==> trial 31 <==
Design multiplier, start of the top module:
module multiplier (
    output Ready,
    output Valid,
    output [31:0] R,
    input [15:0] X,
    input [15:0] Y,
    input Clk,
    input Rst
);
clock: 9.63 ns
lec_check: 0
abc_area: 0
cap_margin: 20
cell_pad_in_sites_detail_placement: 0
core_margin: 2
core_utilization: 58
cts_cluster_diameter: 119
gpl_routability_driven: 0
hold_slack_margin: 0.24
max_routing_layer: met4
place_density_lb_addon: 0.0
setup_slack_margin: -0.42
slew_margin: 30
tns_end_percent: 85
run.sh (not shown) runs the stock make flow with config.mk's settings and CLKGATE_MAP_FILE=.
==> inputs of trial 88, as changes to trial 31 <==
==> flow/config.mk (replaced) <==
export PLATFORM = sky130hd
export DESIGN_NAME = multiplier
export DESIGN_NICKNAME = multiplier
export VERILOG_FILES = /design/flow/design.v
export SDC_FILE = /design/flow/constraint.sdc
export NUM_CORES = 4
export LEC_CHECK = 0
export CAP_MARGIN = 20
export CELL_PAD_IN_SITES_DETAIL_PLACEMENT = 2
export CORE_ASPECT_RATIO = 1.88
export CORE_MARGIN = 2
export CORE_UTILIZATION = 32
export CTS_CLUSTER_SIZE = 75
export MIN_ROUTING_LAYER = met1
export SLEW_MARGIN = 30
==> flow/constraint.sdc (replaced) <==
create_clock -name core_clock -period 14.3 [get_ports {Clk}]
set_input_delay 2.8600 -clock core_clock [delete_from_list [all_inputs] [get_ports {Clk}]]
set_output_delay 2.8600 -clock core_clock [all_outputs]
set_load 0.01 [all_outputs]
==> inputs of build 14, as changes to trial 31 <==
==> flow/config.mk (replaced) <==
export PLATFORM = sky130hd
export DESIGN_NAME = multiplier
export DESIGN_NICKNAME = multiplier
export VERILOG_FILES = /design/flow/design.v
export SDC_FILE = /design/flow/constraint.sdc
export NUM_CORES = 4
export LEC_CHECK = 0
export CAP_MARGIN = 20
export CORE_MARGIN = 2
export CORE_UTILIZATION = 40
export GPL_TIMING_DRIVEN = 0
export PLACE_DENSITY_LB_ADDON = 0.01
export SLEW_MARGIN = 20
==> flow/constraint.sdc (replaced) <==
create_clock -name core_clock -period 13.0 [get_ports {Clk}]
set_input_delay 2.6000 -clock core_clock [delete_from_list [all_inputs] [get_ports {Clk}]]
set_output_delay 2.6000 -clock core_clock [all_outputs]
set_load 0.01 [all_outputs]
==> Changelog: implementation <==
## Flow update

- Total Power: 0.00569 W
- Outcome: complete, but fails checks
- Fail Reasons: negative setup slack
- P_seq: 0.000157 W
- Fin worst setup slack: -2.44 ns
- Finish-stage setup viols: 9
That was trial 31.
==> Changelog: implementation <==
## Flow update

- Finish-stage setup viols: 1
- Crit path time final: 14.38 ns
- Fail Reasons: negative setup slack
- Outcome: complete, but fails checks
- Fin worst setup slack: -0.0770 ns
- Total Power: 0.00413 W
That was trial 88.
==> Changelog: implementation <==
## Flow update

- Fin worst setup slack: -0.210 ns
- Arr. time, crit path: 13.43 ns
- Outcome: complete, but fails checks
- Fail Reasons: negative setup slack
- Finish-stage setup viols: 1
- Total Power: 0.00370 W
That was build 14.

---

==> build 29: inputs <==
Starting RTL as in the previous note.
export LEC_CHECK = 0
export ABC_AREA = 1
export CAP_MARGIN = 35
export CELL_PAD_IN_SITES_DETAIL_PLACEMENT = 0
export CORE_MARGIN = 2
export CORE_UTILIZATION = 50
export CTS_CLUSTER_DIAMETER = 260
export CTS_CLUSTER_SIZE = 98
export GPL_ROUTABILITY_DRIVEN = 0
export HOLD_SLACK_MARGIN = 0.24
export MAX_ROUTING_LAYER = met4
export PLACE_DENSITY_LB_ADDON = 0.3
export SLEW_MARGIN = 5
export TNS_END_PERCENT = 5
create_clock -name core_clock -period 15.0 [get_ports {Clk}]
==> build 45: changes against build 29 <==
Settings changed: CAP_MARGIN 35 to 20, CELL_PAD_IN_SITES_DETAIL_PLACEMENT 0 to default, CORE_UTILIZATION 50 to 63, CTS_CLUSTER_DIAMETER 260 to 245, CTS_CLUSTER_SIZE 98 to default, GPL_TIMING_DRIVEN from default to 1, HOLD_SLACK_MARGIN 0.24 to 0.08, PLACE_DENSITY_LB_ADDON 0.3 to 0.01, SLEW_MARGIN 5 to 35, TNS_END_PERCENT 5 to default.
==> flow/constraint.sdc (replaced) <==
create_clock -name core_clock -period 20.5 [get_ports {Clk}]
set_input_delay 4.1000 -clock core_clock [delete_from_list [all_inputs] [get_ports {Clk}]]
set_output_delay 4.1000 -clock core_clock [all_outputs]
set_load 0.01 [all_outputs]
==> trial 25: changes against build 29 <==
Settings changed: ABC_AREA 1 to 0, CAP_MARGIN 35 to 15, CELL_PAD_IN_SITES_DETAIL_PLACEMENT 0 to 1, CELL_PAD_IN_SITES_GLOBAL_PLACEMENT from default to 0, CORE_MARGIN 2 to 4, CORE_UTILIZATION 50 to 70, CTS_CLUSTER_DIAMETER 260 to 234, CTS_CLUSTER_SIZE 98 to default, GPL_ROUTABILITY_DRIVEN 0 to 1, GPL_TIMING_DRIVEN from default to 0, HOLD_SLACK_MARGIN 0.24 to 0.09, PLACE_DENSITY_LB_ADDON 0.3 to 0.1, SETUP_SLACK_MARGIN from default to 2.99, SLEW_MARGIN 5 to 35, TNS_END_PERCENT 5 to 85.
==> flow_metrics.tcl <==
# metrics dict for downstream scripts
set metrics [dict create \
    status "did not finish" \
    lastStage "detailed placement" \
    error "[ERROR DPL-0033] detailed placement checks failed during check placement." \
    synth_adder_area_share 0.271 \
    die_y_um 135 \
    area_leaders "fa_1 15%, ha_1 12%, a21oi_1 6.5%" \
    rows 46 \
    ys_cells 1576 \
    top_area_frac 0.152 \
    fp_util 0.713 \
    synthDistinctLibCells 78 \
]
-- figures above: trial 25

==> flow_metrics.tcl <==
# collected from the flow reports
set metrics [dict create \
    status "finished clean" \
    synth_adder_area_share 0.322 \
    cp-start-kind "primary input" \
    fp_util 0.507 \
    synthDistinctLibCells 55 \
    top_area_frac 0.182 \
    rows 50 \
    drt_iter0_drc 1614 \
]
-- figures above: build 29

==> flow_metrics.tcl <==
# collected from the flow reports
set metrics [dict create \
    area_leaders "fa_1 18%, ha_1 14%, inv_1 10%" \
    synthDistinctLibCells 55 \
    boundaryPins 68 \
    die_y_um 127 \
    grtUsageTotal 0.417 \
    synth_adder_area_share 0.322 \
    power_frac_comb 0.906 \
    top_area_frac 0.182 \
    rows 44 \
    status "finished clean" \
]
-- figures above: build 45

Power figures rest on the tool's default switching activity, not on a simulated workload.
